try-nickel:
## ALU
module ALU (
    input Clk,
    input Reset,
    input [7:0] operand_A, operand_B,
    input [3:0] Sel,
    output [7:0] Out,
    output [3:0] Flag);
    reg [7:0] Result;
    reg [3:0] FlagCpy;
    reg [7:0] nResult;
    reg [3:0] nFlag;
    reg [8:0] extendResult;
    reg [15:0] extendResult1;
    assign Out = Result;
    assign Flag = FlagCpy;
    always @(*)
    begin
        nResult = Result;
        nFlag = FlagCpy;
        extendResult = 9'd0;
        extendResult1 = 16'd0;
        case(Sel)
            4'h0:
                begin
                    extendResult = operand_A + operand_B;
                    if(extendResult >> 8 == 1)
                        nFlag = nFlag | 4'b0010;
                    else
                        nResult = extendResult[7:0];
                end
            4'h1:
                begin
                    if(operand_A < operand_B)
                        nFlag = nFlag | 4'b1000;
                    else
                        nResult = operand_A - operand_B;
                end
            4'h2:
                begin
                    extendResult1 = operand_A * operand_B;
                    if(extendResult1 >> 8 != 0)
                        nFlag = nFlag | 4'b0100;
                    else
                        nResult = operand_A * operand_B;
                    if(nResult == 0)
                        nFlag = nFlag | 4'b0001;
                end
            4'h3:
                begin
                    if(operand_A < operand_B)
                        nFlag = nFlag | 4'b1000;
                    else if(operand_B == 0)
                        nResult = 8'hFF;
                    else
                        nResult = operand_A / operand_B;
                    if(nResult == 0)
                        nFlag = nFlag | 4'b0001;
  ...
Size: ~1200 cells after synthesis, ~34 I/O pins, ~7200 um2 of cells after synthesis.
Settings: LEC_CHECK=0, ABC_AREA=1, CAP_MARGIN=20, CORE_ASPECT_RATIO=0.7, CORE_MARGIN=2, CORE_UTILIZATION=72, CTS_CLUSTER_DIAMETER=400, CTS_CLUSTER_SIZE=98, PLACE_DENSITY=0.89, SLEW_MARGIN=20; clock period 6.35 ns.
run.sh (not shown) runs the stock make flow with config.mk's settings and CLKGATE_MAP_FILE=.
try-nickel: it failed during 5_1_grt, and the tool reported GRT-0116.
Modified inputs, try-ember compared to try-nickel
- removing PLACE_DENSITY (formerly 0.89)
- removing ABC_AREA (formerly 1)
- changing CORE_UTILIZATION from 72 to 39
- removing CTS_CLUSTER_SIZE (formerly 98)
- removing CORE_ASPECT_RATIO (formerly 0.7)
- removing CTS_CLUSTER_DIAMETER (formerly 400)
- changing the clock period (ns, I/O delays scaled along) from 6.35 to 16.4
## What came out
try-ember did not stop at any stage, and its layout met the timing, design-rule and antenna checks.
In try-ember the post-synth area from yosys stat turned out 8.0% lower than in try-nickel.
Delta (try-ember minus try-nickel): average cell area after synthesis increased by 23% relative to the old numbers, final weighted congestion of routability-driven global placement decreased by 9.1% relative to the old numbers, worst slack at placement increased by 5230 ps relative to the old numbers, chip footprint increased by 67% relative to the old numbers, core footprint increased by 71% relative to the old numbers.
> inputs changed (try-ember -> try-amber)
- PLACE_DENSITY_LB_ADDON newly set to 0.06
- CORE_UTILIZATION changed from 39 to 68
- ABC_AREA newly set to 0
- the clock period (ns, I/O delays scaled along) changed from 16.4 to 11.4
==> results <==
Comparing try-ember against try-amber, there is no change at all in area fraction in full adders, half adders and majority gates.
Placeable core area down 44% in try-amber wrt try-ember
try-amber failed in 5_1_grt with GRT-0232.
For standard cell area after detailed placement, dividing the value from try-ember by the value from try-amber gives 0.922.
diff inputs: try-amber => try-tundra
- ABC_AREA: 0 -> unset
- CORE_UTILIZATION: 68 -> 40
- SETUP_SLACK_MARGIN: unset -> -0.84
- PLACE_DENSITY_LB_ADDON: 0.06 -> unset
- the clock period (ns, I/O delays scaled along): 11.4 -> 13.0
Notes after the runs:
try-tundra finished every stage; the final checks, however, were not passed, the failures being setup timing. Going from try-amber to try-tundra, die size rose 67%; post-place setup slack rose 1310 ps; effective utilization at floorplan fell 29 points.

========
Setup of v43:
Starting RTL as in the previous note.
export LEC_CHECK = 0
export CAP_MARGIN = 10
export CELL_PAD_IN_SITES_GLOBAL_PLACEMENT = 2
export CORE_MARGIN = 2
export CORE_UTILIZATION = 30
export CTS_CLUSTER_SIZE = 47
export GPL_ROUTABILITY_DRIVEN = 0
export GPL_TIMING_DRIVEN = 0
export MAX_ROUTING_LAYER = met4
export PLACE_DENSITY = 0.65
export SETUP_SLACK_MARGIN = 4.75
export SLEW_MARGIN = 25
export TNS_END_PERCENT = 20
create_clock -name core_clock -period 17.0 [get_ports {Clk}]
For v9, these inputs were changed with respect to v43:
Settings: changing SETUP_SLACK_MARGIN from 4.75 to 0.47; changing GPL_TIMING_DRIVEN from 0 to 1; removing CELL_PAD_IN_SITES_GLOBAL_PLACEMENT (formerly 2); changing CORE_UTILIZATION from 30 to 72; removing GPL_ROUTABILITY_DRIVEN (formerly 0); removing CTS_CLUSTER_SIZE (formerly 47); changing TNS_END_PERCENT from 20 to 80; changing SLEW_MARGIN from 25 to 20; changing the clock period (ns, I/O delays scaled along) from 17.0 to 10.7.
==> results <==
Tool error GRT-0232 stopped v9 during global routing (5_1_grt); no final results. Post-synthesis sequential area ratio: v43 vs v9 identical. Looking at die width across v43 and v9, the one that comes out lower is v9. Die outline height, v43 and v9: higher on v43.
Modified inputs, v8 compared to v9
Settings: TNS_END_PERCENT no longer set, was 80; SETUP_SLACK_MARGIN no longer set, was 0.47; CORE_UTILIZATION now 40, was 72; CAP_MARGIN now 20, was 10; MAX_ROUTING_LAYER no longer set, was met4; PLACE_DENSITY no longer set, was 0.65; GPL_TIMING_DRIVEN no longer set, was 1; the clock period (ns, I/O delays scaled along) now 13.5, was 10.7.
--- outcome ---
v8 finished every stage and its layout cleared the timing, design-rule and antenna checks.
Comparing v8 against v9, there is no change at all in I/O pin count.
From v9 to v8 the numbers moved as follows: worst-case setup slack after placement now sits higher, vertical die dimension rose 33 um.
There was hardly any difference in synthesized cell count between v9 and v8.
